==> inputs of job 778 <==
==> flow/design.v <==
module ALU(
    input logic CLK,
    input logic RST,
    input logic ACT,
    input logic[3:0]  OP,
    input logic[1:0]  MOVI,
    input logic[31:0] REG_A,
    input logic[31:0] REG_B,
    input logic[31:0] MEM,
    input logic[31:0] IMM,
    output logic[31:0] DATA,
    output logic       RDY,
    output logic       VLD
);
    typedef enum logic [1:0] {
        INIT,
        FIRST_STAGE,
        MUL_FIRST_STAGE,
        MUL_SECOND_STAGE
    } state_type;
    state_type state_curr;
    state_type state_next;
    logic[31:0] operand_A;
    logic[31:0] operand_B;
    logic[31:0] norm_res;
    logic[31:0] norm_reg;
    logic[63:0] mult_res;
    logic       mult_req;
    always_comb begin
        case (state_curr)
            INIT:
                if (ACT) begin
                    if (mult_req)
                        state_next = MUL_FIRST_STAGE;
                    else
                        state_next = FIRST_STAGE;
                end else
                     state_next = INIT;
            FIRST_STAGE:      state_next = INIT;
            MUL_FIRST_STAGE:  state_next = MUL_SECOND_STAGE;
            MUL_SECOND_STAGE: state_next = INIT;
        endcase
    end
    always_ff @(posedge CLK) begin
        if (RST) begin
            state_curr  <= INIT;
        end else begin
            state_curr <= state_next;
            if (state_next == MUL_FIRST_STAGE)
                mult_res <= operand_A * operand_B;
            if (state_next == FIRST_STAGE)
                norm_reg <= norm_res;
        end
    end
    always_comb begin
        case (state_curr)
            INIT:             DATA = 32'b0;
            FIRST_STAGE:      DATA = norm_reg;
            MUL_FIRST_STAGE:  DATA = mult_res[31:0];
            MUL_SECOND_STAGE: DATA = mult_res[63:32];
        endcase
    end
    assign operand_A = REG_A;
    assign VLD = (state_curr != INIT) & ~RST;
    assign RDY = state_curr == INIT;
    always_comb begin
        case (MOVI)
            2'b00:   operand_B = REG_B;
            2'b01:   operand_B = MEM;
            2'b10:   operand_B = IMM;
            default: operand_B = '0;
        endcase
    end
    always_comb begin
        norm_res = 32'b0;
        mult_req = 0;
        if (RDY) begin
            case (OP)
                4'b0000: norm_res = operand_A + operand_B;             
                4'b0001: norm_res = operand_A - operand_B;             
                4'b0010: mult_req = 1;                                 
                4'b0011: norm_res = {1'b0, operand_B[31:1]};           
                4'b0100: norm_res = {operand_B[30:0], 1'b0};           
                4'b0101: norm_res = {operand_B[0], operand_B[31:1]};   
                4'b0110: norm_res = {operand_B[30:0], operand_B[31]};  
                4'b0111: norm_res = ~operand_B;                        
                4'b1000: norm_res = operand_A & operand_B;             
                4'b1001: norm_res = operand_A | operand_B;             
                4'b1010: norm_res = operand_A ^ operand_B;             
                4'b1011: norm_res = ~(operand_A & operand_B);          
                4'b1100: norm_res = ~(operand_A | operand_B);          
                4'b1101: norm_res = ~(operand_A ^ operand_B);          
                4'b1110: norm_res = operand_B + 1;                     
                4'b1111: norm_res = operand_B - 1;                     
            endcase
        end
    end
endmodule
==> flow/run.sh <==
#!/bin/bash
# the make line also repeats each setting of config.mk as NAME=value (left out here)
make -C /OpenROAD-flow-scripts/flow DESIGN_CONFIG=/design/flow/config.mk WORK_HOME=/design/flow/orfs CLKGATE_MAP_FILE= finish
==> flow/config.mk <==
export PLATFORM = sky130hd
export DESIGN_NAME = ALU
export DESIGN_NICKNAME = ALU
export VERILOG_FILES = /design/flow/design.v
export SDC_FILE = /design/flow/constraint.sdc
export NUM_CORES = 4
export LEC_CHECK = 0
export ABC_AREA = 1
export CAP_MARGIN = 5
export CORE_MARGIN = 2
export CORE_UTILIZATION = 70
export SETUP_SLACK_MARGIN = 0.28
export SLEW_MARGIN = 20
==> flow/constraint.sdc <==
create_clock -name core_clock -period 3.56 [get_ports {CLK}]
set_input_delay 0.7120 -clock core_clock [delete_from_list [all_inputs] [get_ports {CLK}]]
set_output_delay 0.7120 -clock core_clock [all_outputs]
set_load 0.01 [all_outputs]
==> job 4940: changes against job 778 <==
--- a/flow/config.mk
+++ b/flow/config.mk
@@ -7,7 +7,5 @@
 export LEC_CHECK = 0
-export ABC_AREA = 1
-export CAP_MARGIN = 5
+export CAP_MARGIN = 20
 export CORE_MARGIN = 2
-export CORE_UTILIZATION = 70
-export SETUP_SLACK_MARGIN = 0.28
+export CORE_UTILIZATION = 40
 export SLEW_MARGIN = 20
==> flow/constraint.sdc (replaced) <==
create_clock -name core_clock -period 10.3 [get_ports {CLK}]
set_input_delay 2.0600 -clock core_clock [delete_from_list [all_inputs] [get_ports {CLK}]]
set_output_delay 2.0600 -clock core_clock [all_outputs]
set_load 0.01 [all_outputs]
==> summary of the runs <==
In job 778 the synthesized cell count is higher than in job 4940, by 27%.
Between job 4940 and job 778, the lower die size is in job 778 (gap about 60%, measured against job 778).
Against job 4940, the area after synthesis of job 778 is larger by about 8%.
Job 4940 went through all stages and came out clean. Job 778 died in global routing (5_1_grt) on GRT-0116.
==> figures <==
Number of buffers added for setup after CTS: job 4940 0; job 778 71
DPL Wire Length: job 4940 154000 µm; job 778 164000 µm
Avg Cell Area, Syn: job 4940 8.48 µm²; job 778 7.26 µm²
Multiplexer share of the synthesized area: job 4940 0.0218; job 778 0
Number of rows in the core area: job 4940 121; job 778 95
Synthesized instance count: job 4940 5161; job 778 6541
Distinct lib cells: job 4940 84; job 778 56
Worst slack, placed: job 4940 -0.455 ns; job 778 -5.19 ns
Placeable Area: job 4940 109000 µm²; job 778 67200 µm²
Proportion of synthesized chip area in sequential cells: job 4940 0.0668; job 778 0.0616
Area of the chip: job 4940 112000 µm²; job 778 69900 µm²
X dimension of the die: job 4940 335 µm; job 778 264 µm
Resized cells post-CTS: job 4940 3; job 778 473
Outcome: job 4940 complete, no violations; job 778 stopped before the end
Stage where the flow stopped: job 4940 -; job 778 global routing (5_1_grt)
Yosys chip area: job 4940 43800 µm²; job 778 47500 µm²
Fraction of the mapped netlist area in simple logic gates: job 4940 0.139; job 778 0.202
Area fraction in xor and xnor cells: job 4940 0.0282; job 778 0.0142
Synthesized area: job 4940 43800 µm²; job 778 47500 µm²
